### flow/config.mk
export PLATFORM = sky130hd
export DESIGN_NAME = alu
export DESIGN_NICKNAME = alu
export VERILOG_FILES = /design/flow/design.v
export SDC_FILE = /design/flow/constraint.sdc
export NUM_CORES = 4
export LEC_CHECK = 0
export CAP_MARGIN = 5
export CORE_MARGIN = 2
export CORE_UTILIZATION = 72
export CTS_CLUSTER_SIZE = 27
export HOLD_SLACK_MARGIN = -0.1
export SETUP_SLACK_MARGIN = -0.38
export SLEW_MARGIN = 20
### flow/constraint.sdc
create_clock -name core_clock -period 3.72 [get_ports {CLK}]
set_input_delay 0.7440 -clock core_clock [delete_from_list [all_inputs] [get_ports {CLK}]]
set_output_delay 0.7440 -clock core_clock [all_outputs]
set_load 0.01 [all_outputs]
### flow/design.v
module alu(OPA, OPB, CIN,INP_VALID, CLK, RST, CMD, CE, MODE, COUT, OFLOW, RES, G, E, L, ERR);
    input ['d8-1:0] OPA, OPB;
    input CLK, RST, CE, MODE, CIN;
    input [1:0] INP_VALID;
    input ['d4-1:0] CMD;
    output reg ['d16-1:0] RES;
    output reg COUT;
    output reg OFLOW;
    output reg G;
    output reg E;
    output reg L;
    output reg ERR;
    reg ['d16-1:0] RES_next;
    reg COUT_next, OFLOW_next, G_next, E_next, L_next, ERR_next;
    reg ['d16-1:0] res_t;
    reg cout_t, oflow_t, g_t, e_t, l_t, err_t;
    always @(posedge CLK or posedge RST) begin
        if (RST) begin
            RES <= {'d16{1'b0}};
            COUT <= 1'b0;
            OFLOW <= 1'b0;
            G <= 1'b0;
            E <= 1'b0;
            L <= 1'b0;
            ERR <= 1'b0;
        end
        else begin
                RES <= RES_next;
                COUT <= COUT_next;
                OFLOW <= OFLOW_next;
                G <= G_next;
                E <= E_next;
                L <= L_next;
                ERR <= ERR_next;
        end
    end
    always @(posedge CLK) begin
        res_t = {'d16{1'b0}};
        cout_t = 1'b0;
        oflow_t = 1'b0;
        g_t = 1'b0;
        e_t = 1'b0;
        l_t = 1'b0;
        err_t = 1'b0;
        if (CE) begin
            if (MODE) begin
                case (CMD)
                   'd0: begin
                        if (INP_VALID == 'b11) begin
                            res_t = OPA+ OPB;
                            cout_t = res_t[8]; 
                        end
                   end
                   'd1: begin
                        if (INP_VALID == 'b11) begin
                            oflow_t = (OPA < OPB);
                            res_t = OPA - OPB;
                        end
                   end
                   'd2: begin
                        if (INP_VALID == 'b11) begin
                            res_t = OPA + OPB + CIN;
                            cout_t = res_t[8];
                        end
                   end
                   'd3: begin
                        if (INP_VALID == 'b11) begin
                            oflow_t = (OPA < (OPB + CIN));
                            res_t = OPA - OPB - CIN;
                        end
                   end
                   'd4:  begin
                        if (INP_VALID[0] == 'b1) begin
                            res_t = OPA + 1;
                        end
                   end
                   'd5: begin
                        if (INP_VALID[0] == 'b1) begin
                            res_t = OPA - 1;
                            if (OPA == {'d8{1'b0}}) oflow_t = 1;
                        end
                   end
                   'd6: begin
                        if (INP_VALID[1] == 'b1) begin
                            res_t = OPB + 1;
                        end
                   end
                   'd7: begin
                        if (INP_VALID[1] == 'b1) begin
                            res_t = OPB - 1;
                            if (OPB == {'d8{1'b0}}) oflow_t = 1;
                        end
                   end
                   'd8: begin
                        if (INP_VALID == 'b11) begin
                            if (OPA == OPB) begin
                                e_t = 1'b1;
                                g_t = 1'b0;
                                l_t = 1'b0;
                            end
                            else if (OPA > OPB) begin
                                e_t = 1'b0;
                                g_t = 1'b1;
                                l_t = 1'b0;
                            end
                            else begin
                                e_t = 1'b0;
                                g_t = 1'b0;
                                l_t = 1'b1;
                            end
                        end
                   end
                   'd9: begin
                        if (INP_VALID == 'b11) begin
                            res_t = (OPA + 1) * (OPB + 1);
                        end
                   end
                   'd10: begin
                        if (INP_VALID == 'b11) begin
                            res_t = (OPA << 1) * (OPB);
                        end
                   end
                   'd11: begin
                        if (INP_VALID == 'b11) begin
                            res_t = $signed(OPA) + $signed(OPB);
                            oflow_t =((OPA[7] == OPB[7]) && (res_t[7] != OPA[7]));
                            cout_t = res_t[8];
                            if ($signed(res_t) < 0) l_t = 1'b1;
                            else if ($signed(res_t) > 0) g_t = 1'b1;
                            else e_t = 1'b1;
                        end
                   end
                   'd12: begin
                        if (INP_VALID == 'b11) begin
                            res_t = $signed(OPA) - $signed(OPB);
                            oflow_t = ((OPA[7] != OPB[7]) && (res_t[7] != OPA[7]));
                            cout_t = res_t[8];
                            if ($signed(res_t) < 0) l_t = 1'b1;
                            else if ($signed(res_t) > 0) g_t = 1'b1;
                            else e_t = 1'b1;
                        end
                   end
                   default:;
               endcase
            end
            else begin
                case (CMD)
                    'd0:begin
                        if (INP_VALID == 'b11) res_t = {1'b0, OPA & OPB};
                    end
                    'd1:begin
                        if (INP_VALID == 'b11) res_t = {1'b0, ~(OPA & OPB)};
                    end
                    'd2:begin
                        if (INP_VALID == 'b11)res_t = {1'b0, OPA | OPB};
                    end
                    'd3:begin
                        if (INP_VALID == 'b11)res_t = {1'b0, ~(OPA | OPB)};
                    end
                    'd4:begin
                        if (INP_VALID == 'b11) res_t = {1'b0, OPA ^ OPB};
                    end
                    'd5:begin
                        if (INP_VALID == 'b11) res_t = {1'b0, ~(OPA ^ OPB)};
                    end
                    'd6:begin
                        if (INP_VALID[0] == 'b1)
                            res_t = ~OPA &{'d8 {1'b1}};
                    end
                    'd7:begin
                        if (INP_VALID[1] == 'b1)
                            res_t =  ~OPB&{'d8{1'b1}};
                    end
                    'd8:begin
                        if (INP_VALID[0] == 'b1)
                            res_t = (OPA >> 1) &{'d8{1'b1}} ;
                    end
                    'd9:begin
                        if (INP_VALID[0] == 'b1)
                            res_t = (OPA << 1)&{'d8{1'b1}};
                    end
                    'd10:begin
                        if (INP_VALID[1] == 'b1)
                            res_t = (OPB >> 1)&{'d8{1'b1}};
                    end
                    'd11:begin
                        if (INP_VALID[1] == 'b1)
                            res_t = (OPB << 1)&{'d8{1'b1}};
                    end
                    'd12:begin
                        if (INP_VALID == 'b11) begin
                            if (!(|OPB['d8-1:'d2+1])) begin
                                res_t = ((OPA <<  OPB['d2:0]) | (OPA >> ('d8 -  OPB['d2:0])))&{'d8{1'b1}};
                            end
                            else err_t = 1'b1;
                        end
                    end
                    'd13:begin
                        if (INP_VALID == 'b11) begin
                            if (!(|OPB['d8-1:'d2+1])) begin
                                res_t = ((OPA >> OPB['d2:0]) | (OPA << ('d8 - OPB['d2:0]))) &{'d8{1'b1}};
                            end
                            else err_t = 1'b1;
                        end
                    end
                    default: ;
                endcase
            end
            if(!(MODE == 1 && (CMD == 'd10 || CMD == 'd9 || CMD == 'd12 || CMD == 'd11)))
                res_t = res_t & {'d8{1'b1}};
        end
        RES_next <= res_t;
        COUT_next <= cout_t;
        OFLOW_next <= oflow_t;
        G_next <= g_t;
        E_next <= e_t;
        L_next <= l_t;
        ERR_next <= err_t;
    end
endmodule
### flow/run.sh
#!/bin/bash
# the make line also repeats each setting of config.mk as NAME=value (left out here)
make -C /OpenROAD-flow-scripts/flow DESIGN_CONFIG=/design/flow/config.mk WORK_HOME=/design/flow/orfs CLKGATE_MAP_FILE= finish
==> qor.yml, run 1 <==
synth:
  synth-main-ff-cell: "dfxtp_1"
  top_cells_by_area: "fa_1, ha_1, inv_1, dfrtp_1, nor2_1"
  ys_sh_mux_pct: 3.566
  top_logic_kind: "adder cells"
  syn-num-nets: 1502
  simple_gate_share_pct: 19.61
  yosysSeqAreaShare_pct: 9.705
  yosys_warnings: 1
  synthCells: 1281
  ys_ff: 44
  yosys.area_share.adder_pct: 30.09
  synth_area_per_cell_um2: 7.971
  top_cell: "inv_1"
  ys_cells: 1281
  syn_area_mm2: 0.01021
  yosys.area_share.aoi_pct: 18.93
  ys_chip_area_mm2: 0.01021
  synth.top_cell.area_share_pct: 16.86
  yosysTopAreaCell: "fa_1"
  synth.distinct_cells: 94
  xor_share_pct: 9.153
  edf_count: 0
  async_reset_ff_share_pct: 50.00
  common_cells: "inv_1, nor2_1, ha_1"
run_status:
  status: "aborted with a tool error"
  stop_stage: "clock tree synthesis"
  error: "[ERROR DPL-0038] Utilization greater than 100%, impossible to legalize"
placed_design:
  placed_cells: 1714
  port_buffers: 48
  hpwlAfterDp_um: 34910
  gp_congestion: 1.140
floorplan:
  fp_util_pct: 73.56
  num_io_pins: 49
  die-area_mm2: 0.01515
  die_h_um: 123.1
  rows: 43
  core-area_mm2: 0.01388
  fp.dieW_um: 123.1
[per-stage QoR]
step / setup TNS [ns] / utilization [%] / instance area (µm²) / worst slack (ns)
floorplan: -15.30 / - / 10530 / -1.719
global placement: -29.55 / 92.73 / 12870 / -2.352
detailed placement: -32.63 / 92.73 / 12870 / -2.547
==> run 2: changes to the inputs <==
CAP_MARGIN = 20   (was 5)
CELL_PAD_IN_SITES_DETAIL_PLACEMENT = 2   (was unset)
CORE_UTILIZATION = 37   (was 72)
CTS_CLUSTER_DIAMETER = 384   (was unset)
CTS_CLUSTER_SIZE = unset   (was 27)
HOLD_SLACK_MARGIN = -0.03   (was -0.1)
SETUP_SLACK_MARGIN = unset   (was -0.38)
clock period = 8.0 ns   (was 3.72 ns; I/O delays follow)
==> qor.yml, run 2 <==
run_status:
  status: "complete, no violations"
floorplan:
  die_h_um: 170.1  # +38%
  fp.dieW_um: 170.1  # +38%
  fp_util_pct: 37.78  # -36 points
  core-area_mm2: 0.02703  # +95%
  num_io_pins: 49  # unchanged
  die-area_mm2: 0.02894  # +91%
  rows: 60  # +40%
worst_setup_path:
  rr_worst_depth: 0
  cp-startpoint: "OPB[0]"
  crit_path_frequent_cell: "fa_1"
  rrSetupSlack_ns: 7.57
  critPathMaxFanout: 9
  reg2reg_to: "RES[4]"
  crit_required_ns: 8.17
  crit_end: "RES_next[14]"
  arrival_ns: 7.65
  worstPathCellList: "clkdlybuf4s50_1, ha_1, xor2_1, nand2_1, fa_1, inv_1, fa_1, inv_1, fa_1, fa_1, inv_1, ha_1, a211o_1, a2111oi_0, or3_1, o21ai_0, xor2_1, a22oi_1, a21oi_1"
  cpMaxStageDelayCell: "clkdlybuf4s50_1"
  crit_path_max_incr_delay_ns: 0.77
  critPathKind: "in -> reg"
  crit_buf_inv: 4
  critical_path_depth: 19
  path_delay_family: "adder cells"
  crit_path_end_kind: "register"
  cp-start-kind: "input port"
  r2r-start: "RES_next[4]"
job:
  drv_cap: 0
  warning_count: 46
synth:
  common_cells: "inv_1, nor2_1, ha_1"
  synth.top_cell.area_share_pct: 16.86  # unchanged
  yosysTopAreaCell: "fa_1"
  simple_gate_share_pct: 19.61  # unchanged
  yosys.area_share.adder_pct: 30.09  # unchanged
  top_cells_by_area: "fa_1, ha_1, inv_1, dfrtp_1, nor2_1"
  synth-main-ff-cell: "dfxtp_1"
  ys_sh_mux_pct: 3.566  # unchanged
  yosys.area_share.aoi_pct: 18.93  # unchanged
  syn-num-nets: 1502  # unchanged
  synthCells: 1281  # unchanged
  xor_share_pct: 9.153  # unchanged
  ys_cells: 1281  # unchanged
  syn_area_mm2: 0.01021  # unchanged
  ys_ff: 44  # unchanged
  yosysSeqAreaShare_pct: 9.705  # unchanged
  async_reset_ff_share_pct: 50.00  # unchanged
  top_cell: "inv_1"
  ys_chip_area_mm2: 0.01021  # unchanged
  top_logic_kind: "adder cells"
  edf_count: 0  # unchanged
  synth_area_per_cell_um2: 7.971  # unchanged
  yosys_warnings: 1  # unchanged
  synth.distinct_cells: 94  # unchanged
routing:
  routed_via_density: 6.383
  finalWirelength_um: 46620
  drcViolationCount: 0
  drt_iter0_markers: 861
  ant_nets: 0
  vias: 10590
  firstDrtPassIters: 7
  routedWlPerCell_um: 28.10
  diodes: 0
final_timing:
  worst_pin_slew_ns: 0.9892
  period_used_pct: 93.49
  final-max-slew-violation-count: 0
  rsz0062_at_grt: "false"
  hold_violations: 0
  whs_ns: 0.3269
  setup_violations: 0
  fmax_ghz: 0.1337
  finClkSkew_ns: 0.006614
  slew_headroom_pct: 33.85
  tns_ns: 0
  post-route-min-period_ns: 7.480
cts:
  cts_tree: "done"
  insertion_delay_ns: 0.29
  cts-htree-levels: 2
  cts_sinks: 44
  clock_path_buffers: 2
  numCtsBuffers: 5
  root_buffer: "clkbuf_16"
  cts_resized: 0
  post-cts-setup-buffers: 0
  clk_pin_slew_ns: 0.07
  hold_buffers: 0
power:
  seqPwrFrac_pct: 11.2
  p_leak_nw: 5.085
  cellPowerDensity_mw_per_mm2: 178.7
  comb_power_share_pct: 78.6
  p_switching_mw: 1.098
  pg_clk_mw: 0.204
  peakVddDrop_v: 0.0001877
  pg_comb_mw: 1.59
  netSwitchingFraction_pct: 54.41
  pwr-share-clk_pct: 10.1
  internal_power_mw: 0.9199
  pg_seq_mw: 0.227
  power.group.top: "combinational cells"
placed_design:
  hpwlAfterDp_um: 38380  # +9.9%
  port_buffers: 48  # unchanged
  gp_congestion: 0.9637  # -15%
  dpl_cell_area_mm2: 0.01114  # -13%
finish:
  syn2layout_area_growth_pct: 10.55
  final_area_mm2: 0.01129
  num-nets-final: 1538
global_route:
  grt_overflow: 0
  grt_pass1_wl_um: 70930
  grt_start_max_net_pins: 40
  grt_pass1_vias: 11710
  grt.total_usage_pct: 32.33
  antenna_found_initial: 1
worst_hold_path:
  whs_path_depth: 0
  holdPathEnd: "G"
  hold_class: "reg -> reg"
  hp-start: "G_next"
-- run 2: layout make-up --
cell class	count	area, µm²
Sequential cell	44	991.0
Clock inverter	3	25.02
Fill cell	3102	15740
Timing Repair Buffer	93	818.3
Clock buffer	5	125.1
Tap cell	341	426.7
Multi-Input combinational cell	1015	8307
Inverter	158	595.6
-- run 2: through the flow --
| stage | util [%] | power, mW | cells | setup slack (ns) |
|---|---|---|---|---|
| global route | 41.77 | 2.172 | 1659 | 0.2666 |
| detailed placement | 41.21 | 1.799 | 1651 | 0.2165 |
| global placement | 41.21 | 1.656 | 1651 | 0.4923 |
| finish | 41.77 | 2.018 | 1659 | 0.5204 |
| floorplan | - | 1.248 | 1281 | 0.9011 |
| CTS | 41.77 | 2.014 | 1659 | 0.5340 |
-- run 2: routing by layer --
layer	vias up	global-route usage, %	wire length, µm
met5	-	0	13
met4	2	17.65	2541
met3	182	5.209	3577
met2	559	55.21	22200
met1	5364	38.84	18290
li1	4482	-	-
==> run 3: changes to the inputs <==
CELL_PAD_IN_SITES_DETAIL_PLACEMENT = unset   (was 2)
CELL_PAD_IN_SITES_GLOBAL_PLACEMENT = 1   (was unset)
CORE_UTILIZATION = 36   (was 37)
CTS_CLUSTER_DIAMETER = 392   (was 384)
CTS_CLUSTER_SIZE = 99   (was unset)
HOLD_SLACK_MARGIN = -0.09   (was -0.03)
SETUP_SLACK_MARGIN = -0.75   (was unset)
==> qor.yml, run 3 <==
worst_hold_path:
  hp-start: "RES_next[8]"
  whs_path_depth: 0  # unchanged
  holdPathEnd: "RES[8]"
  hold_class: "reg -> reg"
synth:
  async_reset_ff_share_pct: 50.00  # unchanged
  syn_area_mm2: 0.01021  # unchanged
  top_cells_by_area: "fa_1, ha_1, inv_1, dfrtp_1, nor2_1"
  ys_chip_area_mm2: 0.01021  # unchanged
  yosys.area_share.adder_pct: 30.09  # unchanged
  synth.top_cell.area_share_pct: 16.86  # unchanged
  yosys.area_share.aoi_pct: 18.93  # unchanged
  top_cell: "inv_1"
  xor_share_pct: 9.153  # unchanged
  synth_area_per_cell_um2: 7.971  # unchanged
  ys_cells: 1281  # unchanged
  ys_sh_mux_pct: 3.566  # unchanged
  simple_gate_share_pct: 19.61  # unchanged
  yosysSeqAreaShare_pct: 9.705  # unchanged
  top_logic_kind: "adder cells"
  common_cells: "inv_1, nor2_1, ha_1"
  edf_count: 0  # unchanged
  synth.distinct_cells: 94  # unchanged
  synth-main-ff-cell: "dfxtp_1"
  syn-num-nets: 1502  # unchanged
  yosys_warnings: 1  # unchanged
  synthCells: 1281  # unchanged
  ys_ff: 44  # unchanged
  yosysTopAreaCell: "fa_1"
cts:
  root_buffer: "clkbuf_16"
  clk_pin_slew_ns: 0.06  # about the same
  insertion_delay_ns: 0.28  # about the same
  hold_buffers: 0  # unchanged
  cts_sinks: 44  # unchanged
  cts_tree: "done"
  cts-htree-levels: 2  # unchanged
  cts_resized: 0  # unchanged
  clock_path_buffers: 2  # unchanged
  post-cts-setup-buffers: 0  # unchanged
  numCtsBuffers: 5  # unchanged
power:
  pwr-share-clk_pct: 11.8  # +1.7 points
  pg_clk_mw: 0.230  # +13%
  comb_power_share_pct: 76.6  # -2.0 points
  p_leak_nw: 5.131  # +0.90%
  pg_comb_mw: 1.50  # -6%
  netSwitchingFraction_pct: 52.06  # -2.4 points
  peakVddDrop_v: 0.0001912  # +1.9%
  cellPowerDensity_mw_per_mm2: 171.2  # -4.2%
  internal_power_mw: 0.9368  # +1.8%
  power.group.top: "combinational cells"
  seqPwrFrac_pct: 11.6  # +0.4 points
  pg_seq_mw: 0.226  # about the same
  p_switching_mw: 1.017  # -7.3%
worst_setup_path:
  critPathKind: "in -> reg"
  rrSetupSlack_ns: 7.59  # +0.02 ns
  r2r-start: "E_next"
  cpMaxStageDelayCell: "clkdlybuf4s50_1"
  crit_end: "RES_next[14]"
  arrival_ns: 7.32  # -0.33 ns
  path_delay_family: "adder cells"
  critical_path_depth: 21  # +2
  cp-start-kind: "input port"
  crit_required_ns: 8.16  # about the same
  cp-startpoint: "OPA[1]"
  crit_path_max_incr_delay_ns: 0.62  # -0.15 ns
  crit_buf_inv: 4  # unchanged
  rr_worst_depth: 0  # unchanged
  crit_path_frequent_cell: "ha_1"
  critPathMaxFanout: 5  # -4
  worstPathCellList: "clkdlybuf4s50_1, ha_1, xor2_1, nand2_1, fa_1, inv_1, ha_1, ha_1, inv_1, fa_1, inv_1, ha_1, fa_1, a21o_1, a211o_1, a2111oi_0, or3_1, o21ai_0, xor2_1, a22oi_1, a21oi_1"
  reg2reg_to: "E"
  crit_path_end_kind: "register"
global_route:
  antenna_found_initial: 0  # -1
  grt_pass1_wl_um: 62610  # -12%
  grt.total_usage_pct: 28.22  # -4.1 points
  grt_pass1_vias: 9949  # -15%
  grt_overflow: 0  # unchanged
  grt_start_max_net_pins: 40  # unchanged
final_timing:
  period_used_pct: 89.54  # -4.0 points
  rsz0062_at_grt: "false"
  post-route-min-period_ns: 7.163  # -0.3165 ns
  setup_violations: 0  # unchanged
  final-max-slew-violation-count: 0  # unchanged
  hold_violations: 0  # unchanged
  worst_pin_slew_ns: 1.035  # +0.04586 ns
  slew_headroom_pct: 30.85  # -3.0 points
  tns_ns: 0  # unchanged
  finClkSkew_ns: 0.005952  # -0.0006619 ns
  fmax_ghz: 0.1396  # +4.4%
  setup_slack_ns: 0.8369  # +0.3165 ns
floorplan:
  die-area_mm2: 0.02973  # +2.7%
  fp_util_pct: 36.65  # -1.1 points
  fp.dieW_um: 172.4  # +1.3%
  die_h_um: 172.4  # +1.3%
  core-area_mm2: 0.02786  # +3.1%
  rows: 61  # +1.7%
  num_io_pins: 49  # unchanged
finish:
  final_area_mm2: 0.01141  # +1.1%
  num-nets-final: 1545  # +0.46%
  final_core_util_pct: 40.96  # -0.81 points
  syn2layout_area_growth_pct: 11.75
placed_design:
  dpl_cell_area_mm2: 0.01123  # +0.84%
  port_buffers: 48  # unchanged
  post-place-ws_ns: 0.6139  # +0.3973 ns
  gp_congestion: 0.9389  # -2.6%
  hpwlAfterDp_um: 33090  # -14%
routing:
  routed_via_density: 5.746  # -10%
  drcViolationCount: 0  # unchanged
  routedWlPerCell_um: 23.99  # -15%
  diodes: 0  # unchanged
  firstDrtPassIters: 6  # -1
  vias: 9786  # -7.6%
  drt_iter0_markers: 820  # -4.8%
  ant_nets: 0  # unchanged
  finalWirelength_um: 40860  # -12%
job:
  drv_cap: 0  # unchanged
  warning_count: 46  # unchanged
run_status:
  status: "complete, no violations"
run 3: through the flow:
| step | std cells | hold WS (ns) | power, mW |
|---|---|---|---|
| floorplan | 1281 | 0.3163 | 1.248 |
| global placement | 1695 | 0.3167 | 1.723 |
| detailed placement | 1695 | 0.3195 | 1.718 |
| CTS | 1703 | 0.3245 | 1.962 |
| global route | 1703 | 0.3262 | 2.141 |
| finish | 1703 | 0.3272 | 1.954 |
run 3: cell type report:
class / instances / area (µm²)
clock inverters: 3 / 47.55
fillers: 2941 / 16450
clock buffers: 5 / 125.1
repair buffers: 100 / 865.8
multi-input cells: 1015 / 8313
well taps: 378 / 473.0
flip-flops and latches: 44 / 991.0
inverters: 158 / 595.6
run 3: per-layer routing:
| metal | track usage (%) | vias up | share of wire [%] |
|---|---|---|---|
| li1 | - | 4505 | - |
| met1 | 38.25 | 4822 | 45 |
| met2 | 47.70 | 364 | 47 |
| met3 | 2.106 | 95 | 5.4 |
| met4 | 8.988 | 0 | 3.2 |
| met5 | 0 | - | 0 |
==> run 4: changes to the inputs <==
CAP_MARGIN = 15   (was 20)
CELL_PAD_IN_SITES_GLOBAL_PLACEMENT = unset   (was 1)
CORE_UTILIZATION = 66   (was 36)
CTS_CLUSTER_DIAMETER = 357   (was 392)
CTS_CLUSTER_SIZE = 74   (was 99)
HOLD_SLACK_MARGIN = unset   (was -0.09)
SETUP_SLACK_MARGIN = -0.34   (was -0.75)
clock period = 5.13 ns   (was 8.0 ns; I/O delays follow)
==> qor.yml, run 4 <==
synth:
  synth.top_cell.area_share_pct: 16.86  # unchanged
  ys_chip_area_mm2: 0.01021  # unchanged
  synth.distinct_cells: 94  # unchanged
  ys_sh_mux_pct: 3.566  # unchanged
  yosysSeqAreaShare_pct: 9.705  # unchanged
  yosys.area_share.adder_pct: 30.09  # unchanged
  synth_area_per_cell_um2: 7.971  # unchanged
  async_reset_ff_share_pct: 50.00  # unchanged
  edf_count: 0  # unchanged
  xor_share_pct: 9.153  # unchanged
  common_cells: "inv_1, nor2_1, ha_1"
  yosys.area_share.aoi_pct: 18.93  # unchanged
  synth-main-ff-cell: "dfxtp_1"
  syn_area_mm2: 0.01021  # unchanged
  simple_gate_share_pct: 19.61  # unchanged
  syn-num-nets: 1502  # unchanged
  top_cells_by_area: "fa_1, ha_1, inv_1, dfrtp_1, nor2_1"
  yosys_warnings: 1  # unchanged
  ys_ff: 44  # unchanged
  ys_cells: 1281  # unchanged
  top_logic_kind: "adder cells"
  synthCells: 1281  # unchanged
  yosysTopAreaCell: "fa_1"
  top_cell: "inv_1"
floorplan:
  rows: 45  # -26%
  core-area_mm2: 0.01515  # -46%
  fp_util_pct: 67.42  # +31 points
  die-area_mm2: 0.01648  # -45%
  die_h_um: 128.4  # -26%
  num_io_pins: 49  # unchanged
  fp.dieW_um: 128.4  # -26%
run_status:
  stop_stage: "global routing"
  status: "aborted with a tool error"
  error: "[ERROR GRT-0232] Routing congestion too high. Check the congestion heatmap in the GUI."
placed_design:
  gp_congestion: 1.050  # +12%
  hpwlAfterDp_um: 30940  # -6.5%
  port_buffers: 48  # unchanged
cts:
  hold_buffers: 0  # unchanged
  cts_sinks: 44  # unchanged
  numCtsBuffers: 5  # unchanged
  root_buffer: "clkbuf_16"
  clock_path_buffers: 2  # unchanged
  cts-htree-levels: 2  # unchanged
global_route:
  grt_overflow: 5
  grt.total_usage_pct: 71.64
run 4: repair_timing:
| action | 4_1_cts |
|---|---|
| resized | 105 |
| pin swaps | 38 |
| endpoints found under the setup margin | 11 |
| buffers inserted | 18 |
run 4: layer usage:
layer | GRT overflow | GRT usage, %
met4 | 2 | 70.78
met3 | 0 | 54.76
met5 | 0 | 19.12
met2 | 3 | 89.77
met1 | 0 | 72.12
run 4: through the flow:
step | cell area, µm² | TNS (ns) | setup WS (ns) | cells | hold WS [ns]
2_1_floorplan | 10470 | -2.404 | -0.5909 | 1281 | 0.3163
4_1_cts | 12760 | -3.420 | -0.5377 | 1666 | 0.3259
3_5_place_dp | 12180 | -13.56 | -1.542 | 1640 | 0.3195
3_3_place_gp | 12180 | -12.08 | -1.274 | 1640 | 0.3163
==> run 5: changes to the inputs <==
CAP_MARGIN = 20   (was 15)
CORE_UTILIZATION = 14   (was 66)
CTS_CLUSTER_DIAMETER = unset   (was 357)
CTS_CLUSTER_SIZE = unset   (was 74)
SETUP_SLACK_MARGIN = unset   (was -0.34)
clock period = 9.88 ns   (was 5.13 ns; I/O delays follow)
==> qor.yml, run 5 <==
synth:
  yosysSeqAreaShare_pct: 9.705  # unchanged
  async_reset_ff_share_pct: 50.00  # unchanged
  syn_area_mm2: 0.01021  # unchanged
  ys_chip_area_mm2: 0.01021  # unchanged
  synthCells: 1281  # unchanged
  top_logic_kind: "adder cells"
  synth.top_cell.area_share_pct: 16.86  # unchanged
  syn-num-nets: 1502  # unchanged
  xor_share_pct: 9.153  # unchanged
  simple_gate_share_pct: 19.61  # unchanged
  synth-main-ff-cell: "dfxtp_1"
  top_cell: "inv_1"
  ys_ff: 44  # unchanged
  common_cells: "inv_1, nor2_1, ha_1"
  top_cells_by_area: "fa_1, ha_1, inv_1, dfrtp_1, nor2_1"
  yosys_warnings: 1  # unchanged
  ys_cells: 1281  # unchanged
  synth_area_per_cell_um2: 7.971  # unchanged
  yosys.area_share.adder_pct: 30.09  # unchanged
  ys_sh_mux_pct: 3.566  # unchanged
  edf_count: 0  # unchanged
  yosys.area_share.aoi_pct: 18.93  # unchanged
  yosysTopAreaCell: "fa_1"
  synth.distinct_cells: 94  # unchanged
worst_setup_path:
  critPathMaxFanout: 13
  crit_path_max_incr_delay_ns: 0.89
  rrSetupSlack_ns: 9.42
  reg2reg_to: "RES[14]"
  cp-start-kind: "input port"
  arrival_ns: 8.22
  crit_path_end_kind: "register"
  critPathKind: "in -> reg"
  rr_worst_depth: 0
  crit_required_ns: 10.05
  critical_path_depth: 21
  crit_buf_inv: 4
  path_delay_family: "adder cells"
  r2r-start: "RES_next[14]"
  cpMaxStageDelayCell: "clkdlybuf4s50_1"
  cp-startpoint: "OPA[0]"
  crit_path_frequent_cell: "fa_1"
  worstPathCellList: "clkdlybuf4s50_1, ha_1, nand3_1, xnor2_1, nand2b_1, fa_1, inv_1, fa_1, ha_1, inv_1, fa_1, inv_1, fa_1, a21o_1, a211o_1, a2111oi_0, or3_1, o21ai_0, xor2_1, a22oi_1, a21oi_1"
  crit_end: "RES_next[14]"
floorplan:
  fp.dieW_um: 274.1  # +110%
  die-area_mm2: 0.07511  # +360%
  num_io_pins: 49  # unchanged
  fp_util_pct: 14.07  # -53 points
  core-area_mm2: 0.07259  # +380%
  rows: 99  # +120%
  die_h_um: 274.1  # +110%
cts:
  cts_sinks: 44  # unchanged
  hold_buffers: 0  # unchanged
  root_buffer: "clkbuf_16"
  cts_resized: 0  # -100%
  clk_pin_slew_ns: 0.07
  post-cts-setup-buffers: 0  # -18
  clock_path_buffers: 2  # unchanged
  cts-htree-levels: 2  # unchanged
  cts_tree: "done"
  numCtsBuffers: 5  # unchanged
  insertion_delay_ns: 0.29
power:
  pg_seq_mw: 0.184
  netSwitchingFraction_pct: 51.52
  pwr-share-clk_pct: 12.3
  p_switching_mw: 0.7895
  peakVddDrop_v: 0.00009928
  seqPwrFrac_pct: 12.0
  p_leak_nw: 4.984
  pg_clk_mw: 0.189
  cellPowerDensity_mw_per_mm2: 128.7
  internal_power_mw: 0.7429
  pg_comb_mw: 1.16
  comb_power_share_pct: 75.7
  power.group.top: "combinational cells"
worst_hold_path:
  hold_class: "reg -> reg"
  holdPathEnd: "E"
  whs_path_depth: 0
  hp-start: "E_next"
final_timing:
  post-route-min-period_ns: 8.056
  setup_violations: 0
  final-max-slew-violation-count: 0
  slew_headroom_pct: 30.05
  tns_ns: 0
  period_used_pct: 81.54
  finClkSkew_ns: 0.005387
  worst_pin_slew_ns: 1.042
  rsz0062_at_grt: "false"
  hold_violations: 0
  fmax_ghz: 0.1241
  whs_ns: 0.3271
routing:
  vias: 9738
  routedWlPerCell_um: 16.54
  routed_via_density: 4.320
  diodes: 0
  ant_nets: 0
  firstDrtPassIters: 7
  finalWirelength_um: 37290
  drt_iter0_markers: 990
  drcViolationCount: 0
global_route:
  grt_pass1_wl_um: 58550
  grt_overflow: 0
  grt.total_usage_pct: 9.889
  antenna_found_initial: 1
  grt_pass1_vias: 9762
  grt_start_max_net_pins: 40
finish:
  fill_cells: 8286
  num-nets-final: 1515
  final_area_mm2: 0.01191
  syn2layout_area_growth_pct: 16.60
  final_core_util_pct: 16.40
run_status:
  status: "complete, no violations"
job:
  drv_cap: 0
  warning_count: 46
placed_design:
  port_buffers: 48  # unchanged
  dpl_cell_area_mm2: 0.01173  # -3.7%
  gp_congestion: 0.9547  # -9.1%
  hpwlAfterDp_um: 29790  # -3.7%
[run 5: area by class of cell]
class,count,area (µm²),area share (%)
inverters,158,595.6,5.002
clock inverters,3,46.29,0.3888
clock buffers,5,125.1,1.051
multi-input cells,1015,8313,69.82
well taps,959,1200,10.08
flip-flops and latches,44,991.0,8.323
repair buffers,70,635.6,5.338
[run 5: routing by layer]
layer	global-route usage [%]	up-vias	part of all wire, %
li1	-	4457	-
met5	0	-	0.035
met1	13.62	4694	44
met3	2.224	85	10
met4	2.660	2	3.0
met2	15.44	500	43
[run 5: through the flow]
step	cells	setup WS [ns]	total power, mW
after floorplan	1281	2.405	1.011
after global placement	2246	1.718	1.333
after detailed placement	2246	1.566	1.337
after CTS	2254	1.881	1.540
after global routing	2254	1.424	1.686
final	2254	1.824	1.532
==> run 6: changes to the inputs <==
ABC_AREA = 0   (was unset)
CELL_PAD_IN_SITES_DETAIL_PLACEMENT = 0   (was unset)
CORE_ASPECT_RATIO = 1.52   (was unset)
CORE_MARGIN = 6   (was 2)
CORE_UTILIZATION = 27   (was 14)
GPL_TIMING_DRIVEN = 1   (was unset)
PLACE_DENSITY = 0.52   (was unset)
SETUP_SLACK_MARGIN = 1.23   (was unset)
SLEW_MARGIN = 0   (was 20)
TNS_END_PERCENT = 95   (was unset)
clock period = 4.44 ns   (was 9.88 ns; I/O delays follow)
==> qor.yml, run 6 <==
power:
  peakVddDrop_v: 0.0002398  # +140%
  pwr-share-clk_pct: 8.9  # -3.4 points
  total_power_mw: 4.955  # +220%
  power.group.top: "combinational cells"
  pg_clk_mw: 0.439  # +130%
  internal_power_mw: 2.706  # +260%
  pg_seq_mw: 0.408  # +120%
  seqPwrFrac_pct: 8.2  # -3.8 points
  p_leak_nw: 6.694  # +34%
  p_switching_mw: 2.250  # +180%
  netSwitchingFraction_pct: 45.40  # -6.1 points
  comb_power_share_pct: 82.9  # +7.2 points
  pg_comb_mw: 4.11  # +250%
  cellPowerDensity_mw_per_mm2: 334.4  # +160%
worst_setup_path:
  crit_path_frequent_cell: "fa_1"
  critPathKind: "in -> reg"
  path_delay_family: "adder cells"
  rrSetupSlack_ns: 3.88  # -5.54 ns
  crit_path_end_kind: "register"
  arrival_ns: 5.63  # -2.59 ns
  cpMaxStageDelayCell: "fa_1"
  crit_required_ns: 4.66  # -5.39 ns
  crit_buf_inv: 5  # +1
  crit_path_max_incr_delay_ns: 0.51  # -0.38 ns
  reg2reg_to: "RES[13]"
  cp-start-kind: "input port"
  worstPathCellList: "dlygate4sd2_1, or3_4, and2_4, or2_4, fa_1, inv_2, fa_1, inv_2, fa_1, fa_1, inv_2, ha_4, a211o_1, a2111oi_4, or3_4, buf_4, xnor2_2, a22oi_1, a21oi_1"
  cp-startpoint: "OPA[7]"
  critPathMaxFanout: 4  # -9
  critical_path_depth: 19  # -9.5%
  r2r-start: "RES_next[13]"
  crit_end: "RES_next[12]"
  rr_worst_depth: 0  # unchanged
synth:
  ys_chip_area_mm2: 0.01021  # unchanged
  edf_count: 0  # unchanged
  yosysSeqAreaShare_pct: 9.705  # unchanged
  top_cell: "inv_1"
  async_reset_ff_share_pct: 50.00  # unchanged
  yosys.area_share.aoi_pct: 18.93  # unchanged
  synth-main-ff-cell: "dfxtp_1"
  yosys_warnings: 1  # unchanged
  top_logic_kind: "adder cells"
  xor_share_pct: 9.153  # unchanged
  syn-num-nets: 1502  # unchanged
  top_cells_by_area: "fa_1, ha_1, inv_1, dfrtp_1, nor2_1"
  synth.distinct_cells: 94  # unchanged
  synthCells: 1281  # unchanged
  ys_ff: 44  # unchanged
  synth.top_cell.area_share_pct: 16.86  # unchanged
  syn_area_mm2: 0.01021  # unchanged
  ys_sh_mux_pct: 3.566  # unchanged
  synth_area_per_cell_um2: 7.971  # unchanged
  common_cells: "inv_1, nor2_1, ha_1"
  yosysTopAreaCell: "fa_1"
  yosys.area_share.adder_pct: 30.09  # unchanged
  ys_cells: 1281  # unchanged
  simple_gate_share_pct: 19.61  # unchanged
final_timing:
  whs_ns: 0.3179  # -0.009205 ns
  rsz0062_at_grt: "true"
  post-route-min-period_ns: 5.409
  hold_violations: 0  # unchanged
  setup_violations: 11  # +11
  finClkSkew_ns: 0.008240  # +0.002853 ns
  worst_pin_slew_ns: 0.7960  # -0.2457 ns
  period_used_pct: 121.8  # +40 points
  final-max-slew-violation-count: 0  # unchanged
  setup_slack_ns: -0.9690  # -2.793 ns
  slew_headroom_pct: 46.87  # +17 points
  fmax_ghz: 0.1849
routing:
  routed_via_density: 5.285  # +22%
  drt_iter0_markers: 754  # -24%
  drcViolationCount: 0  # unchanged
  firstDrtPassIters: 6  # -1
  vias: 10930  # +12%
  ant_nets: 0  # unchanged
  finalWirelength_um: 44450  # +19%
  routedWlPerCell_um: 21.51  # +30%
  diodes: 0  # unchanged
cts:
  clock_path_buffers: 2  # unchanged
  insertion_delay_ns: 0.30  # about the same
  cts-htree-levels: 2  # unchanged
  clk_pin_slew_ns: 0.07  # about the same
  hold_buffers: 0  # unchanged
  numCtsBuffers: 5  # unchanged
  cts_tree: "done"
  root_buffer: "clkbuf_16"
  cts_sinks: 44  # unchanged
run_status:
  so_faults: "negative setup slack"
  status: "failed layout checks"
placed_design:
  gp_congestion: 0.9720  # +1.8%
  port_buffers: 48  # unchanged
  hpwlAfterDp_um: 36910  # +24%
floorplan:
  core-area_mm2: 0.03712  # -49%
  rows: 87  # -12%
  fp_util_pct: 27.51  # +13 points
  fp.dieW_um: 169.7  # -38%
  die_h_um: 251.8  # -8.1%
  die-area_mm2: 0.04273  # -43%
  num_io_pins: 49  # unchanged
worst_hold_path:
  whs_path_depth: 0  # unchanged
  hp-start: "RES_next[3]"
  holdPathEnd: "RES[3]"
  hold_class: "reg -> reg"
global_route:
  grt_pass1_wl_um: 66820  # +14%
  grt_start_max_net_pins: 33  # -18%
  grt_pass1_vias: 11420  # +17%
  grt_overflow: 0  # unchanged
  grt.total_usage_pct: 20.17  # +10 points
  antenna_found_initial: 0  # -1
job:
  warning_count: 49  # +6.5%
  drv_cap: 0  # unchanged
finish:
  syn2layout_area_growth_pct: 45.12
  final_core_util_pct: 39.92  # +24 points
  num-nets-final: 1798  # +19%
[run 6: final cells by class]
type,count,area (µm²)
fillers,3736,22300
multi-input cells,1015,9343
repair buffers,353,3077
flip-flops and latches,44,991.0
inverters,158,624.3
well taps,489,611.8
clock buffers,5,125.1
clock inverters,3,46.29
[run 6: metrics by stage]
stage / setup WS [ns] / TNS [ns] / cells / area (µm²)
finish: -0.9690 / -8.374 / 2067 / 14820
global route: -1.151 / -10.07 / 2067 / 14820
global placement: -1.892 / -20.24 / 2016 / 13190
CTS: -0.9699 / -8.566 / 2052 / 14220
floorplan: -1.143 / -8.032 / 1281 / 10560
detailed placement: -1.907 / -20.60 / 2016 / 13190
[run 6: timing repair]
| item | 4_1_cts | 5_1_grt |
|---|---|---|
| gates resized | 204 | 105 |
| endpoints found under the setup margin | 21 | 20 |
| pin swaps | 79 | 63 |
| setup buffers | 28 | 15 |
| gates cloned | 0 | 0 |
[run 6: routing by layer]
| layer | GRT usage, % | share of wire [%] |
|---|---|---|
| met1 | 22.17 | 36 |
| met4 | 11.61 | 6.7 |
| met3 | 1.394 | 3.7 |
| met2 | 37.61 | 53 |
| met5 | 0 | 0 |
==> run 7: changes to the inputs <==
ABC_AREA = unset   (was 0)
CAP_MARGIN = 15   (was 20)
CELL_PAD_IN_SITES_DETAIL_PLACEMENT = unset   (was 0)
CORE_ASPECT_RATIO = unset   (was 1.52)
CORE_MARGIN = 2   (was 6)
CORE_UTILIZATION = 71   (was 27)
CTS_CLUSTER_DIAMETER = 27   (was unset)
CTS_CLUSTER_SIZE = 40   (was unset)
GPL_TIMING_DRIVEN = unset   (was 1)
PLACE_DENSITY = unset   (was 0.52)
SETUP_SLACK_MARGIN = unset   (was 1.23)
SLEW_MARGIN = 20   (was 0)
TNS_END_PERCENT = unset   (was 95)
clock period = 6.18 ns   (was 4.44 ns; I/O delays follow)
==> qor.yml, run 7 <==
run_status:
  status: "failed layout checks"
  so_faults: "negative setup slack"
power:
  total_power_mw: 3.206  # -35%
  p_leak_nw: 5.737  # -14%
  pg_comb_mw: 2.61  # -36%
  pg_seq_mw: 0.294  # -28%
  pwr-share-clk_pct: 9.3  # +0.4 points
  internal_power_mw: 1.593  # -41%
  comb_power_share_pct: 81.5  # -1.4 points
  netSwitchingFraction_pct: 50.32  # +4.9 points
  seqPwrFrac_pct: 9.2  # +1.0 points
  cellPowerDensity_mw_per_mm2: 262.4  # -22%
  pg_clk_mw: 0.298  # -32%
  power.group.top: "combinational cells"
  p_switching_mw: 1.613  # -28%
  peakVddDrop_v: 0.0002946  # +23%
synth:
  yosys.area_share.aoi_pct: 18.93  # unchanged
  synth.top_cell.area_share_pct: 16.86  # unchanged
  syn-num-nets: 1502  # unchanged
  async_reset_ff_share_pct: 50.00  # unchanged
  synthCells: 1281  # unchanged
  ys_chip_area_mm2: 0.01021  # unchanged
  simple_gate_share_pct: 19.61  # unchanged
  yosys_warnings: 1  # unchanged
  yosysSeqAreaShare_pct: 9.705  # unchanged
  synth_area_per_cell_um2: 7.971  # unchanged
  syn_area_mm2: 0.01021  # unchanged
  xor_share_pct: 9.153  # unchanged
  ys_sh_mux_pct: 3.566  # unchanged
  yosys.area_share.adder_pct: 30.09  # unchanged
  yosysTopAreaCell: "fa_1"
  top_cells_by_area: "fa_1, ha_1, inv_1, dfrtp_1, nor2_1"
  ys_ff: 44  # unchanged
  edf_count: 0  # unchanged
  top_cell: "inv_1"
  common_cells: "inv_1, nor2_1, ha_1"
  synth-main-ff-cell: "dfxtp_1"
  synth.distinct_cells: 94  # unchanged
  top_logic_kind: "adder cells"
  ys_cells: 1281  # unchanged
placed_design:
  port_buffers: 48  # unchanged
  dpl_cell_area_mm2: 0.01167  # -12%
  hpwlAfterDp_um: 30220  # -18%
  gp_congestion: 1.097  # +13%
floorplan:
  rows: 43  # -51%
  core-area_mm2: 0.01399  # -62%
  die_h_um: 123.9  # -51%
  die-area_mm2: 0.01536  # -64%
  num_io_pins: 49  # unchanged
  fp.dieW_um: 123.9  # -27%
  fp_util_pct: 73.00  # +45 points
worst_setup_path:
  critPathKind: "in -> reg"
  critical_path_depth: 22  # +3
  crit_end: "RES_next[14]"
  reg2reg_to: "RES[10]"
  cp-startpoint: "OPA[1]"
  path_delay_family: "adder cells"
  crit_path_frequent_cell: "fa_1"
  crit_path_end_kind: "register"
  cp-start-kind: "input port"
  r2r-start: "RES_next[10]"
  crit_required_ns: 6.35  # +1.69 ns
  cpMaxStageDelayCell: "fa_1"
  arrival_ns: 6.57  # +0.94 ns
  rrSetupSlack_ns: 5.74  # +1.86 ns
  worstPathCellList: "buf_4, ha_4, nand2_2, nor4_4, buf_4, buf_4, xnor2_4, nor2_2, fa_1, fa_1, fa_1, inv_1, fa_1, inv_1, ha_4, o21a_1, a2111oi_4, or3_4, o21ai_2, xor2_1, a22oi_1, a21oi_1"
  crit_path_max_incr_delay_ns: 0.55  # +0.04 ns
  rr_worst_depth: 0  # unchanged
  crit_buf_inv: 5  # unchanged
  critPathMaxFanout: 4  # unchanged
global_route:
  grt_overflow: 0  # unchanged
  grt.total_usage_pct: 54.05  # +34 points
  grt_pass1_wl_um: 61910  # -7.4%
  grt_pass1_vias: 11080  # -3.0%
  grt_start_max_net_pins: 39  # +18%
  antenna_found_initial: 1  # +1
routing:
  firstDrtPassIters: 20  # +14
  routedWlPerCell_um: 26.64  # +24%
  drcViolationCount: 0  # unchanged
  ant_nets: 0  # unchanged
  finalWirelength_um: 42890  # -3.5%
  vias: 11830  # +8.2%
  drt_iter0_markers: 2602  # +250%
  routed_via_density: 7.345  # +39%
finish:
  final_area_mm2: 0.01222  # -18%
  num-nets-final: 1648  # -8.3%
  syn2layout_area_growth_pct: 19.65
worst_hold_path:
  hold_class: "reg -> reg"
  whs_path_depth: 0  # unchanged
  hp-start: "RES_next[7]"
  holdPathEnd: "RES[7]"
final_timing:
  post-route-min-period_ns: 6.403
  setup_slack_ns: -0.2228  # +0.7462 ns
  whs_ns: 0.3277  # +0.009808 ns
  setup_violations: 3  # -8
  finClkSkew_ns: 0.005300  # -0.002941 ns
  fmax_ghz: 0.1562
  worst_pin_slew_ns: 1.089  # +0.2931 ns
  slew_headroom_pct: 26.72  # -20 points
  final-max-slew-violation-count: 0  # unchanged
  hold_violations: 0  # unchanged
  period_used_pct: 103.6  # -18 points
  tns_ns: -0.3933  # +7.980 ns
cts:
  cts-htree-levels: 2  # unchanged
  cts_sinks: 44  # unchanged
  clock_path_buffers: 2  # unchanged
  cts_tree: "done"
  numCtsBuffers: 5  # unchanged
  insertion_delay_ns: 0.29  # about the same
  root_buffer: "clkbuf_16"
  clk_pin_slew_ns: 0.06  # about the same
  hold_buffers: 0  # unchanged
job:
  warning_count: 48  # -2.0%
  drv_cap: 0  # unchanged
==> run 7: final cells by class <==
type,count,area [µm²]
Multi-Input combinational cell,1015,8622
Fill cell,736,1770
Timing Repair Buffer,203,1613
Sequential cell,44,991.0
Inverter,158,599.3
Tap cell,180,225.2
Clock buffer,7,132.6
Clock inverter,1,30.03
Antenna cell,2,5.005
==> run 7: repair_timing <==
item                                    4_1_cts  5_1_grt
endpoints found under the setup margin        9        9
cloned                                        0        1
pin swaps                                    12       24
setup buffers                                 5       10
resized                                      33       66
==> run 7: per-layer routing <==
layer  vias up  global-route usage [%]  part of all wire, %
met2      1279                   79.46                   40
met4         8                   37.50                   11
met1      5345                   61.55                   31
li1       4701                       -                    -
met3       493                   24.31                   17
met5         -                   14.58                 0.37
==> run 7: per-stage QoR <==
step / setup slack (ns) / instances / util (%)
6_report: -0.2228 / 1610 / 87.34
3_3_place_gp: -0.5593 / 1584 / 83.43
5_1_grt: -0.3281 / 1608 / 87.31
4_1_cts: 0.02294 / 1597 / 85.53
3_5_place_dp: -0.6113 / 1584 / 83.43
2_1_floorplan: 0.02472 / 1281 / -
==> run 8: changes to the inputs <==
CAP_MARGIN = 20   (was 15)
CORE_UTILIZATION = 67   (was 71)
CTS_CLUSTER_DIAMETER = unset   (was 27)
CTS_CLUSTER_SIZE = 27   (was 40)
HOLD_SLACK_MARGIN = -0.05   (was unset)
SETUP_SLACK_MARGIN = 1.0   (was unset)
clock period = 3.46 ns   (was 6.18 ns; I/O delays follow)
==> qor.yml, run 8 <==
run_status:
  status: "aborted with a tool error"
  stop_stage: "global routing"
  error: "[ERROR GRT-0116] Global routing finished with congestion. Check the congestion regions in the DRC Viewer."
synth:
  ys_cells: 1281  # unchanged
  top_cell: "inv_1"
  async_reset_ff_share_pct: 50.00  # unchanged
  yosys_warnings: 1  # unchanged
  ys_ff: 44  # unchanged
  syn-num-nets: 1502  # unchanged
  ys_chip_area_mm2: 0.01021  # unchanged
  simple_gate_share_pct: 19.61  # unchanged
  yosysSeqAreaShare_pct: 9.705  # unchanged
  xor_share_pct: 9.153  # unchanged
  synth.distinct_cells: 94  # unchanged
  synthCells: 1281  # unchanged
  yosysTopAreaCell: "fa_1"
  synth.top_cell.area_share_pct: 16.86  # unchanged
  top_logic_kind: "adder cells"
  ys_sh_mux_pct: 3.566  # unchanged
  syn_area_mm2: 0.01021  # unchanged
  common_cells: "inv_1, nor2_1, ha_1"
  top_cells_by_area: "fa_1, ha_1, inv_1, dfrtp_1, nor2_1"
  yosys.area_share.adder_pct: 30.09  # unchanged
  synth_area_per_cell_um2: 7.971  # unchanged
  yosys.area_share.aoi_pct: 18.93  # unchanged
  edf_count: 0  # unchanged
  synth-main-ff-cell: "dfxtp_1"
placed_design:
  post-place-ws_ns: -2.707  # -2.095 ns
  port_buffers: 48  # unchanged
  gp_congestion: 1.130  # +3.0%
  hpwlAfterDp_um: 31790  # +5.2%
cts:
  hold_buffers: 0  # unchanged
  root_buffer: "clkbuf_16"
  cts_sinks: 44  # unchanged
  cts-htree-levels: 2  # unchanged
  numCtsBuffers: 5  # unchanged
  clock_path_buffers: 2  # unchanged
floorplan:
  core-area_mm2: 0.01503  # +7.5%
  fp.dieW_um: 127.5  # +2.8%
  fp_util_pct: 67.92  # -5.1 points
  num_io_pins: 49  # unchanged
  die_h_um: 127.5  # +2.8%
  die-area_mm2: 0.01624  # +5.8%
  rows: 45  # +4.7%
global_route:
  grt.total_usage_pct: 81.97
  grt_overflow: 111
==> run 8: repair_timing <==
action	CTS
resized	272
hold endpoints to repair	0
buffers inserted	51
endpoints found under the setup margin	21
pin swaps	119
==> run 8: stage by stage <==
stage | TNS [ns] | area, µm² | util (%) | power, mW | cells
floorplan | -17.92 | 10710 | - | 3.130 | 1281
global placement | -32.15 | 13120 | 87.24 | 4.821 | 1738
detailed placement | -34.82 | 13120 | 87.24 | 5.026 | 1738
CTS | -19.48 | 14710 | 97.85 | 6.259 | 1797
==> run 8: layer usage <==
layer | GRT overflow | global-route usage, %
met1 | 2 | 79.93
met3 | 1 | 65.45
met2 | 60 | 98.27
met4 | 48 | 87.27
met5 | 0 | 41.80
==> run 9: changes to the inputs <==
ABC_AREA = 0   (was unset)
CAP_MARGIN = 0   (was 20)
CORE_ASPECT_RATIO = 1.43   (was unset)
CORE_UTILIZATION = 72   (was 67)
CTS_CLUSTER_DIAMETER = 27   (was unset)
CTS_CLUSTER_SIZE = unset   (was 27)
GPL_ROUTABILITY_DRIVEN = 1   (was unset)
HOLD_SLACK_MARGIN = unset   (was -0.05)
PLACE_DENSITY = 0.61   (was unset)
SETUP_SLACK_MARGIN = -0.26   (was 1.0)
TNS_END_PERCENT = 10   (was unset)
clock period = 5.46 ns   (was 3.46 ns; I/O delays follow)
==> qor.yml, run 9 <==
synth:
  ys_sh_mux_pct: 3.566  # unchanged
  ys_cells: 1281  # unchanged
  yosys.area_share.aoi_pct: 18.93  # unchanged
  synth.distinct_cells: 94  # unchanged
  top_cells_by_area: "fa_1, ha_1, inv_1, dfrtp_1, nor2_1"
  syn-num-nets: 1502  # unchanged
  synth_area_per_cell_um2: 7.971  # unchanged
  yosysSeqAreaShare_pct: 9.705  # unchanged
  ys_chip_area_mm2: 0.01021  # unchanged
  syn_area_mm2: 0.01021  # unchanged
  top_logic_kind: "adder cells"
  common_cells: "inv_1, nor2_1, ha_1"
  yosysTopAreaCell: "fa_1"
  edf_count: 0  # unchanged
  ys_ff: 44  # unchanged
  yosys_warnings: 1  # unchanged
  yosys.area_share.adder_pct: 30.09  # unchanged
  synth.top_cell.area_share_pct: 16.86  # unchanged
  synth-main-ff-cell: "dfxtp_1"
  synthCells: 1281  # unchanged
  simple_gate_share_pct: 19.61  # unchanged
  xor_share_pct: 9.153  # unchanged
  top_cell: "inv_1"
  async_reset_ff_share_pct: 50.00  # unchanged
cts:
  numCtsBuffers: 5  # unchanged
  cts_sinks: 44  # unchanged
  root_buffer: "clkbuf_16"
  hold_buffers: 0  # unchanged
  cts-htree-levels: 2  # unchanged
  clock_path_buffers: 2  # unchanged
run_status:
  status: "aborted with a tool error"
  error: "[ERROR GRT-0232] Routing congestion too high. Check the congestion heatmap in the GUI."
  stop_stage: "global routing"
global_route:
  grt.total_usage_pct: 71.25
  grt_overflow: 12
floorplan:
  core-area_mm2: 0.01399  # -6.9%
  die-area_mm2: 0.01517  # -6.6%
  fp_util_pct: 73.00  # +5.1 points
  rows: 52  # +16%
  num_io_pins: 49  # unchanged
  die_h_um: 146.4  # +15%
  fp.dieW_um: 103.6  # -19%
placed_design:
  placed_cells: 1622  # -6.7%
  port_buffers: 48  # unchanged
  gp_congestion: 1.216  # +7.6%
  dpl_cell_area_mm2: 0.01203  # -8.3%
  hpwlAfterDp_um: 31970  # +0.55%
==> run 9: what timing repair did <==
action | 4_1_cts
pin swaps | 41
setup endpoints to repair | 11
hold endpoints to repair | 0
resized | 103
buffers inserted | 13
==> run 9: routing by layer <==
layer / GRT overflow / GRT usage (%)
met5: 0 / 17.21
met4: 6 / 74.93
met3: 0 / 52.99
met2: 6 / 92.72
met1: 0 / 67.57
==> run 9: metrics by stage <==
stage / hold WS (ns) / TNS [ns] / setup WS [ns]
after floorplan: 0.3163 / -0.8860 / -0.3269
after global placement: 0.3168 / -7.977 / -0.9055
after detailed placement: 0.3202 / -10.70 / -1.249
after CTS: 0.3287 / -1.747 / -0.3450
==> run 10: changes to the inputs <==
ABC_AREA = 1   (was 0)
CAP_MARGIN = 20   (was 0)
CORE_ASPECT_RATIO = unset   (was 1.43)
CTS_CLUSTER_DIAMETER = unset   (was 27)
GPL_ROUTABILITY_DRIVEN = unset   (was 1)
PLACE_DENSITY = unset   (was 0.61)
PLACE_DENSITY_LB_ADDON = 0.21   (was unset)
SETUP_SLACK_MARGIN = -0.12   (was -0.26)
TNS_END_PERCENT = unset   (was 10)
clock period = 5.12 ns   (was 5.46 ns; I/O delays follow)
==> qor.yml, run 10 <==
cts:
  root_buffer: "clkbuf_16"
  clock_path_buffers: 2  # unchanged
  cts_sinks: 44  # unchanged
  numCtsBuffers: 5  # unchanged
  hold_buffers: 0  # unchanged
  cts-htree-levels: 2  # unchanged
synth:
  syn-num-nets: 1873  # +25%
  async_reset_ff_share_pct: 50.00  # unchanged
  syn_area_mm2: 0.01058  # +3.7%
  yosys.area_share.aoi_pct: 12.84  # -6.1 points
  xor_share_pct: 2.802  # -6.4 points
  top_logic_kind: "simple AND/OR/NAND/NOR gates"
  ys_sh_mux_pct: 0  # -3.6 points
  yosys_warnings: 1  # unchanged
  ys_chip_area_mm2: 0.01058  # +3.7%
  synth_area_per_cell_um2: 6.407  # -20%
  synth.distinct_cells: 55  # -41%
  ys_ff: 44  # unchanged
  edf_count: 0  # unchanged
  yosysTopAreaCell: "fa_1"
  yosys.area_share.adder_pct: 29.03  # -1.1 points
  synth-main-ff-cell: "dfxtp_1"
  top_cells_by_area: "fa_1, nand2_1, ha_1, inv_1, nand3_1"
  common_cells: "nand2_1, inv_1, nor2_1"
  yosysSeqAreaShare_pct: 9.363  # -0.34 points
  synthCells: 1652  # +29%
  simple_gate_share_pct: 32.08  # +12 points
  top_cell: "nand2_1"
  synth.top_cell.area_share_pct: 16.27  # -0.59 points
  ys_cells: 1652  # +29%
floorplan:
  fp.dieW_um: 125.2  # +21%
  die-area_mm2: 0.01569  # +3.4%
  die_h_um: 125.2  # -14%
  num_io_pins: 49  # unchanged
  rows: 44  # -15%
  fp_util_pct: 73.38  # +0.38 points
  core-area_mm2: 0.01442  # +3.1%
global_route:
  grt.total_usage_pct: 93.44
  grt_overflow: 624
run_status:
  stop_stage: "global routing"
  error: "[ERROR GRT-0232] Routing congestion too high. Check the congestion heatmap in the GUI."
  status: "aborted with a tool error"
placed_design:
  port_buffers: 48  # unchanged
  post-place-ws_ns: -1.268  # -0.01839 ns
  gp_congestion: 1.323  # +8.8%
  hpwlAfterDp_um: 32430  # +1.4%
## run 10: per-stage QoR
step	cells	instance area, µm²
2_1_floorplan	1652	10730
3_3_place_gp	1994	12340
3_5_place_dp	1994	12340
4_1_cts	2017	12840
## run 10: layer usage
metal,overflow,track usage [%]
met1,13,86.84
met2,395,110.1
met3,13,79.85
met4,199,104.4
met5,4,52.94
## run 10: repair_timing
action,4_1_cts
setup buffers,16
setup endpoints to repair,11
gates resized,119
pin swaps,35
==> run 11: changes to the inputs <==
CTS_CLUSTER_DIAMETER = 396   (was unset)
CTS_CLUSTER_SIZE = 98   (was unset)
PLACE_DENSITY_LB_ADDON = unset   (was 0.21)
SETUP_SLACK_MARGIN = 1.01   (was -0.12)
clock period = 3.45 ns   (was 5.12 ns; I/O delays follow)
==> qor.yml, run 11 <==
synth:
  yosys.area_share.aoi_pct: 12.84  # unchanged
  syn_area_mm2: 0.01058  # unchanged
  synth_area_per_cell_um2: 6.407  # unchanged
  ys_sh_mux_pct: 0  # unchanged
  synth.top_cell.area_share_pct: 16.27  # unchanged
  ys_chip_area_mm2: 0.01058  # unchanged
  edf_count: 0  # unchanged
  top_cells_by_area: "fa_1, nand2_1, ha_1, inv_1, nand3_1"
  top_logic_kind: "simple AND/OR/NAND/NOR gates"
  synth.distinct_cells: 55  # unchanged
  xor_share_pct: 2.802  # unchanged
  synthCells: 1652  # unchanged
  ys_ff: 44  # unchanged
  yosysTopAreaCell: "fa_1"
  async_reset_ff_share_pct: 50.00  # unchanged
  top_cell: "nand2_1"
  simple_gate_share_pct: 32.08  # unchanged
  yosys.area_share.adder_pct: 29.03  # unchanged
  syn-num-nets: 1873  # unchanged
  common_cells: "nand2_1, inv_1, nor2_1"
  yosys_warnings: 1  # unchanged
  ys_cells: 1652  # unchanged
  synth-main-ff-cell: "dfxtp_1"
  yosysSeqAreaShare_pct: 9.363  # unchanged
run_status:
  stop_stage: "clock tree synthesis"
  error: "[ERROR DPL-0033] detailed placement checks failed during check placement."
  status: "aborted with a tool error"
floorplan:
  die-area_mm2: 0.01569  # unchanged
  rows: 44  # unchanged
  die_h_um: 125.2  # unchanged
  num_io_pins: 49  # unchanged
  fp.dieW_um: 125.2  # unchanged
  fp_util_pct: 73.38  # unchanged
  core-area_mm2: 0.01442  # unchanged
placed_design:
  gp_congestion: 1.220  # -7.8%
  hpwlAfterDp_um: 38070  # +17%
  port_buffers: 48  # unchanged
  placed_cells: 2081  # +4.4%
## run 11: through the flow
stage | hold slack, ns | setup slack (ns) | area [µm²]
floorplan | 0.3163 | -1.336 | 11060
global placement | 0.3171 | -2.106 | 13240
detailed placement | 0.3209 | -2.645 | 13240
==> run 12: changes to the inputs <==
CAP_MARGIN = 0   (was 20)
CORE_ASPECT_RATIO = 1.43   (was unset)
CORE_UTILIZATION = 67   (was 72)
CTS_CLUSTER_DIAMETER = unset   (was 396)
CTS_CLUSTER_SIZE = 74   (was 98)
GPL_ROUTABILITY_DRIVEN = 1   (was unset)
PLACE_DENSITY = 0.61   (was unset)
SETUP_SLACK_MARGIN = 0.17   (was 1.01)
TNS_END_PERCENT = 10   (was unset)
clock period = 5.06 ns   (was 3.45 ns; I/O delays follow)
==> qor.yml, run 12 <==
final_timing:
  worst_pin_slew_ns: 0.9022
  whs_ns: 0.3307
  setup_violations: 10
  hold_violations: 0
  fmax_ghz: 0.1730
  period_used_pct: 114.2
  slew_headroom_pct: 39.79
  post-route-min-period_ns: 5.781
  tns_ns: -4.162
  rsz0062_at_grt: "true"
  final-max-slew-violation-count: 0
  setup_slack_ns: -0.7208
  finClkSkew_ns: 0.008649
placed_design:
  port_buffers: 48  # unchanged
  gp_congestion: 1.118  # -8.4%
  post-place-ws_ns: -1.099  # +1.546 ns
  hpwlAfterDp_um: 33450  # -12%
cts:
  clock_path_buffers: 2
  numCtsBuffers: 5
  insertion_delay_ns: 0.30
  root_buffer: "clkbuf_16"
  cts_tree: "done"
  cts-htree-levels: 2
  clk_pin_slew_ns: 0.07
  cts_sinks: 44
routing:
  routedWlPerCell_um: 23.73
  firstDrtPassIters: 16
  finalWirelength_um: 48310
  routed_via_density: 6.784
  drcViolationCount: 0
  drt_iter0_markers: 2685
  ant_nets: 0
  vias: 13810
power:
  netSwitchingFraction_pct: 52.71
  p_leak_nw: 6.959
  cellPowerDensity_mw_per_mm2: 324.8
  peakVddDrop_v: 0.0005112
  pwr-share-clk_pct: 8.2
  pg_clk_mw: 0.353
  pg_seq_mw: 0.362
  comb_power_share_pct: 83.3
  p_switching_mw: 2.261
  power.group.top: "combinational cells"
  internal_power_mw: 2.028
  seqPwrFrac_pct: 8.4
  pg_comb_mw: 3.57
worst_setup_path:
  cp-startpoint: "OPA[0]"
  cp-start-kind: "input port"
  rr_worst_depth: 0
  critPathKind: "in -> reg"
  crit_required_ns: 5.25
  path_delay_family: "adder cells"
  critical_path_depth: 26
  cpMaxStageDelayCell: "fa_1"
  reg2reg_to: "RES[11]"
  arrival_ns: 5.97
  crit_end: "RES_next[13]"
  critPathMaxFanout: 4
  crit_path_end_kind: "register"
  crit_path_frequent_cell: "nand2_1"
  rrSetupSlack_ns: 4.37
  crit_buf_inv: 5
  r2r-start: "RES_next[11]"
  crit_path_max_incr_delay_ns: 0.54
worst_hold_path:
  whs_path_depth: 0
  holdPathEnd: "RES[4]"
  hp-start: "RES_next[4]"
  hold_class: "reg -> reg"
floorplan:
  die_h_um: 154.3  # +23%
  num_io_pins: 49  # unchanged
  fp_util_pct: 69.01  # -4.4 points
  fp.dieW_um: 109.1  # -13%
  rows: 54  # +23%
  die-area_mm2: 0.01683  # +7.3%
  core-area_mm2: 0.01534  # +6.3%
synth:
  ys_ff: 44  # unchanged
  synth-main-ff-cell: "dfxtp_1"
  simple_gate_share_pct: 32.08  # unchanged
  top_logic_kind: "simple AND/OR/NAND/NOR gates"
  yosysSeqAreaShare_pct: 9.363  # unchanged
  xor_share_pct: 2.802  # unchanged
  yosys.area_share.aoi_pct: 12.84  # unchanged
  edf_count: 0  # unchanged
  ys_sh_mux_pct: 0  # unchanged
  synth.top_cell.area_share_pct: 16.27  # unchanged
  synth_area_per_cell_um2: 6.407  # unchanged
  common_cells: "nand2_1, inv_1, nor2_1"
  syn_area_mm2: 0.01058  # unchanged
  ys_chip_area_mm2: 0.01058  # unchanged
  syn-num-nets: 1873  # unchanged
  synthCells: 1652  # unchanged
  top_cell: "nand2_1"
  async_reset_ff_share_pct: 50.00  # unchanged
  yosys.area_share.adder_pct: 29.03  # unchanged
  synth.distinct_cells: 55  # unchanged
  ys_cells: 1652  # unchanged
  yosys_warnings: 1  # unchanged
  yosysTopAreaCell: "fa_1"
  top_cells_by_area: "fa_1, nand2_1, ha_1, inv_1, nand3_1"
run_status:
  status: "failed layout checks"
  so_faults: "negative setup slack"
global_route:
  grt_overflow: 0
  grt_pass1_wl_um: 71700
  antenna_found_initial: 4
  grt_pass1_vias: 13610
  grt.total_usage_pct: 55.85
  grt_start_max_net_pins: 32
finish:
  fill_cells: 866
  num-nets-final: 2059
  final_core_util_pct: 86.11
  syn2layout_area_growth_pct: 24.78
job:
  drv_cap: 0
  warning_count: 51
run 12: final cells by class:
| type | instances | area (µm²) | share of cell area [%] |
|---|---|---|---|
| Antenna cell | 1 | 2.502 | 0.01895 |
| Clock buffer | 6 | 138.9 | 1.052 |
| Clock inverter | 2 | 15.01 | 0.1137 |
| Inverter | 316 | 1201 | 9.095 |
| Multi-Input combinational cell | 1241 | 8701 | 65.88 |
| Sequential cell | 44 | 991.0 | 7.504 |
| Tap cell | 196 | 245.2 | 1.857 |
| Timing Repair Buffer | 230 | 1912 | 14.48 |
run 12: timing repair:
| item | in CTS | in global routing |
|---|---|---|
| hold buffers | 0 | 0 |
| setup buffers | 13 | 1 |
| resized | 117 | 18 |
| cloned | 1 | 0 |
| pin swaps | 40 | 6 |
| endpoints found under the setup margin | 12 | 11 |
run 12: per-layer routing:
metal,vias to the layer above,wire [µm],track usage [%]
li1,5645,-,-
met4,10,6309,49.69
met2,1454,20220,84.15
met3,626,7428,24.44
met5,-,129,5.280
met1,6077,14220,57.23
run 12: per-stage QoR:
step | cells | cell area, µm² | total power, mW
floorplan | 1652 | 10950 | 2.153
global placement | 2012 | 12590 | 3.056
detailed placement | 2012 | 12590 | 3.174
CTS | 2034 | 13140 | 3.835
global route | 2036 | 13210 | 4.433
finish | 2036 | 13210 | 4.289
Power and IR drop assume default switching activity.
